==> inputs of run C <==
Design myCPU, start of the top module:
module myCPU (
    input  wire         cpu_rst,
    input  wire         cpu_clk,
    output wire [13:0]  inst_addr,
    input  wire [31:0]  inst,
    output wire [31:0]  Bus_addr,
    input  wire [31:0]  Bus_rdata,
    output wire         Bus_wen,
    output wire [31:0]  Bus_wdata
);
wire[31:0] pc;
wire[31:0] npc;
wire[31:0] pc4;
wire[31:0] ID_inst;
wire[31:0] ID_pc4;
wire[1:0] npc_op;
wire rf_we;
wire[1:0] rf_wsel;
wire[2:0] sext_op;
wire alub_sel;
wire dram_we;
wire[3:0] alu_op;
wire[1:0] rf_re;
wire[31:0] ext;
wire[31:0] rD1;
wire[31:0] rD2;
wire[31:0] wD;
wire[1:0] EX_npc_op;
wire EX_ram_we;
wire[3:0] EX_alu_op;
wire EX_alub_sel;
wire EX_rf_we;
wire[1:0] EX_rf_wsel;
wire[4:0] EX_wR;
wire[31:0] EX_pc4;
wire[31:0] EX_rD1;
wire[31:0] EX_rD2;
wire[31:0] EX_ext;
wire[31:0] alu_c;
wire alu_f;
wire MEM_ram_we;
wire MEM_rf_we;
wire[1:0] MEM_rf_wsel;
wire[4:0] MEM_wR;
wire[31:0] MEM_pc4;
wire[31:0] MEM_alu_c;
wire[31:0] MEM_rD2;
wire[31:0] MEM_ext;
wire[31:0] rd;
wire WB_rf_we;
wire[1:0] WB_rf_wsel;
wire[4:0] WB_wR;
wire[31:0] WB_pc4;
wire[31:0] WB_alu_c;
wire[31:0] WB_rd;
wire[31:0] WB_ext;
wire[31:0] new_rD1;
wire[31:0] new_rD2;
wire data_hazard;
wire control_hazard;
pc PC(
  .rst(cpu_rst),
  .clk(cpu_clk),
  .din(npc),
  .data_hazard(data_hazard),
  .control_hazard(control_hazard),
  .pc(pc)
);
npc NPC(
  .op(EX_npc_op),
  ...
Settings: LEC_CHECK=0, CAP_MARGIN=20, CORE_MARGIN=2, CORE_UTILIZATION=72, GPL_ROUTABILITY_DRIVEN=1, MIN_ROUTING_LAYER=met2, PLACE_DENSITY=0.58, SETUP_SLACK_MARGIN=1.17, SLEW_MARGIN=40, TNS_END_PERCENT=45; clock period 5.12 ns.
run.sh (not shown) runs the stock make flow with config.mk's settings and CLKGATE_MAP_FILE=.
==> run B (differences from run C) <==
==> flow/config.mk (replaced) <==
export PLATFORM = sky130hd
export DESIGN_NAME = myCPU
export DESIGN_NICKNAME = myCPU
export VERILOG_FILES = /design/flow/design.v
export SDC_FILE = /design/flow/constraint.sdc
export NUM_CORES = 4
export LEC_CHECK = 0
export ABC_AREA = 1
export CAP_MARGIN = 20
export CORE_ASPECT_RATIO = 0.71
export CORE_MARGIN = 2
export CORE_UTILIZATION = 40
export CTS_CLUSTER_DIAMETER = 283
export CTS_CLUSTER_SIZE = 97
export GPL_ROUTABILITY_DRIVEN = 0
export MIN_ROUTING_LAYER = met2
export SLEW_MARGIN = 20
==> flow/constraint.sdc (replaced) <==
create_clock -name core_clock -period 8.5 [get_ports {cpu_clk}]
set_input_delay 1.7000 -clock core_clock [delete_from_list [all_inputs] [get_ports {cpu_clk}]]
set_output_delay 1.7000 -clock core_clock [all_outputs]
set_load 0.01 [all_outputs]
==> run E (differences from run C) <==
==> flow/config.mk (replaced) <==
export PLATFORM = sky130hd
export DESIGN_NAME = myCPU
export DESIGN_NICKNAME = myCPU
export VERILOG_FILES = /design/flow/design.v
export SDC_FILE = /design/flow/constraint.sdc
export NUM_CORES = 4
export LEC_CHECK = 0
export ABC_AREA = 1
export CAP_MARGIN = 20
export CORE_MARGIN = 2
export CORE_UTILIZATION = 68
export CTS_CLUSTER_SIZE = 100
export SETUP_SLACK_MARGIN = 1.13
export SLEW_MARGIN = 20
export TNS_END_PERCENT = 20
==> flow/constraint.sdc (replaced) <==
create_clock -name core_clock -period 4.96 [get_ports {cpu_clk}]
set_input_delay 0.9920 -clock core_clock [delete_from_list [all_inputs] [get_ports {cpu_clk}]]
set_output_delay 0.9920 -clock core_clock [all_outputs]
set_load 0.01 [all_outputs]
==> run G (differences from run C) <==
==> flow/config.mk (replaced) <==
export PLATFORM = sky130hd
export DESIGN_NAME = myCPU
export DESIGN_NICKNAME = myCPU
export VERILOG_FILES = /design/flow/design.v
export SDC_FILE = /design/flow/constraint.sdc
export NUM_CORES = 4
export LEC_CHECK = 0
export ABC_AREA = 1
export CAP_MARGIN = 20
export CELL_PAD_IN_SITES_DETAIL_PLACEMENT = 0
export CELL_PAD_IN_SITES_GLOBAL_PLACEMENT = 3
export CORE_ASPECT_RATIO = 0.92
export CORE_MARGIN = 7
export CORE_UTILIZATION = 70
export CTS_CLUSTER_DIAMETER = 73
export CTS_CLUSTER_SIZE = 72
export GPL_ROUTABILITY_DRIVEN = 1
export PLACE_DENSITY_LB_ADDON = 0.11
export SETUP_SLACK_MARGIN = 1.08
export SLEW_MARGIN = 20
==> flow/constraint.sdc (replaced) <==
create_clock -name core_clock -period 3.83 [get_ports {cpu_clk}]
set_input_delay 0.7660 -clock core_clock [delete_from_list [all_inputs] [get_ports {cpu_clk}]]
set_output_delay 0.7660 -clock core_clock [all_outputs]
set_load 0.01 [all_outputs]
==> results <==
- Run B failed in global routing (GRT-0116). Run E finished but fails on negative setup slack. Run C never finished: it broke off in global routing with GRT-0116. Run G stopped in global placement without I/O.
- Area after synthesis is the same in run B and run G.
- Of run C and run E, run E has the higher synthesized cell count (gap about 40%, measured against run E).
- The lowest die area belongs to run C, the highest to run B.
==> figures <==
Run status: run B stopped before the end; run C stopped before the end; run G stopped before the end; run E complete, but fails checks
Failing step: run B global routing; run C global routing; run G global placement without I/O; run E -
Violated checks: run B -; run C -; run G -; run E negative setup slack
Die Footprint: run B 210700 sq um; run C 113600 sq um; run G 128100 sq um; run E 124600 sq um
Die span in x: run B 543.9 microns; run C 337.0 microns; run G 372.6 microns; run E 352.9 microns
Area share of the largest cell type after synthesis: run B 37.14%; run C 38.52%; run G 37.14%; run E 37.14%
Core Footprint: run B 205500 sq um; run C 110400 sq um; run G 116800 sq um; run E 121200 sq um
Number of distinct library cells after synthesis: run B 63; run C 87; run G 63; run E 63
CTS Buf Count: run B 19; run C 153; run G -; run E 154
Num rows: run B 140; run C 122; run G 120; run E 128
Yosys aoi share: run B 22.87%; run C 7.979%; run G 22.87%; run E 22.87%
Register area share after synthesis: run B 52.92%; run C 54.88%; run G 52.92%; run E 52.92%
Initial core utilization: run B 40.29%; run C 72.34%; run G 70.88%; run E 68.29%
Clk sinks: run B 1546; run C 1546; run G -; run E 1546
Maximum number of buffers from clock root to sink: run B 3; run C 3; run G -; run E 3
Number of buffers inserted to repair setup after CTS: run B 0; run C 10; run G -; run E 27
Mean area per synthesized cell: run B 8.689 sq um; run C 14.31 sq um; run G 8.689 sq um; run E 8.689 sq um
XOR/XNOR share of the synthesized area: run B 0.6136%; run C 1.218%; run G 0.6136%; run E 0.6136%
CTS hold repair buffers: run B 0; run C 0; run G -; run E 0
Most frequent cell after synthesis: run B o21ai_0; run C edfxtp_1; run G o21ai_0; run E o21ai_0
H-tree lvl count: run B 1; run C 4; run G -; run E 4

---

==> job 2494: inputs <==
Starting RTL as in the previous note.
Settings: LEC_CHECK=0, ABC_AREA=0, CAP_MARGIN=15, CELL_PAD_IN_SITES_DETAIL_PLACEMENT=2, CELL_PAD_IN_SITES_GLOBAL_PLACEMENT=1, CORE_ASPECT_RATIO=0.91, CORE_MARGIN=10, CORE_UTILIZATION=69, CTS_CLUSTER_DIAMETER=159, GPL_ROUTABILITY_DRIVEN=1, MIN_ROUTING_LAYER=met2, PLACE_DENSITY_LB_ADDON=0.11, SETUP_SLACK_MARGIN=0.25, SLEW_MARGIN=15; clock period 7.47 ns.
==> job 7996 (differences from job 2494) <==
ABC_AREA = default   (was 0)
CAP_MARGIN = 20   (was 15)
CELL_PAD_IN_SITES_DETAIL_PLACEMENT = 0   (was 2)
CELL_PAD_IN_SITES_GLOBAL_PLACEMENT = 0   (was 1)
CORE_MARGIN = 2   (was 10)
CORE_UTILIZATION = 60   (was 69)
CTS_CLUSTER_DIAMETER = 73   (was 159)
MIN_ROUTING_LAYER = default   (was met2)
PLACE_DENSITY_LB_ADDON = 0.04   (was 0.11)
SETUP_SLACK_MARGIN = 1.08   (was 0.25)
SLEW_MARGIN = 20   (was 15)
==> flow/constraint.sdc (replaced) <==
create_clock -name core_clock -period 6.85 [get_ports {cpu_clk}]
set_input_delay 1.3700 -clock core_clock [delete_from_list [all_inputs] [get_ports {cpu_clk}]]
set_output_delay 1.3700 -clock core_clock [all_outputs]
set_load 0.01 [all_outputs]
==> flow_summary.rst <==
Physical design figures
=======================

.. list-table::
   :header-rows: 1

   * - Metric
     - Value
   * - Row count
     - approximately 120
   * - Result of the run
     - stopped before the end
   * - Yosys synthesis chip area
     - 79800 um2
   * - Failing step
     - 3_5_place_dp
   * - Pre-placement core utilization
     - 69.9%
   * - Die outline area
     - 130000 um2
   * - Distinct cell type count of the synthesized netlist
     - 87
   * - CORE AREA
     - 114000 um2
   * - Main kind of combinational logic by area
     - multiplexers
   * - Yosys top cell by area
     - sky130_fd_sc_hd__edfxtp_1
   * - GPL Wtd Cong
     - 1.36
   * - Dominant cell area share
     - around two fifths
   * - Horizontal extent of the die
     - 377 um
   * - Synthesized-area fraction occupied by adder cells
     - roughly 2.6%
   * - Fraction of the yosys area taken by sequential cells
     - a little over half
   * - Post-Syn Area
     - 79800 um2
   * - Die Y
     - 344 um
   * - Top cells by instance count after synthesis
     - sky130_fd_sc_hd__edfxtp_1 (1024), sky130_fd_sc_hd__mux4_2 (720), sky130_fd_sc_hd__dfrtp_1 (521), sky130_fd_sc_hd__nor2_1 (394), sky130_fd_sc_hd__nand2_1 (341)
   * - First Err
     - Error: detail_place.tcl, 38 bad optional access
(the above is from job 2494)
==> flow_summary.rst <==
Physical design figures
=======================

.. list-table::
   :header-rows: 1

   * - Metric
     - Value
   * - Count of endpoints failing setup in the final report
     - 1
   * - Number of pins with negative max-slew slack in the final report
     - 0
   * - Result of the run
     - complete, but fails checks
   * - CORE AREA
     - 132000 um2
   * - Yosys synthesis chip area
     - 79800 um2
   * - Synthesized-area fraction occupied by adder cells
     - 2.59%
   * - Row count
     - ~130
   * - Top cells by instance count after synthesis
     - sky130_fd_sc_hd__edfxtp_1 (1024), sky130_fd_sc_hd__mux4_2 (720), sky130_fd_sc_hd__dfrtp_1 (521), sky130_fd_sc_hd__nor2_1 (394), sky130_fd_sc_hd__nand2_1 (341)
   * - Dominant cell area share
     - 38.5%
   * - Post-Syn Area
     - 79800 um2
   * - Die Y
     - between 300 and 400 um
   * - Horizontal extent of the die
     - between 300 and 400 um
   * - Yosys top cell by area
     - sky130_fd_sc_hd__edfxtp_1
   * - GPL Wtd Cong
     - 1.08
   * - Fraction of the yosys area taken by sequential cells
     - 54.9%
   * - Causes of the layout check failure
     - setup timing
   * - Main kind of combinational logic by area
     - multiplexers
   * - Crit path setup slack, layout
     - -0.00332 ns
(the above is from job 7996)
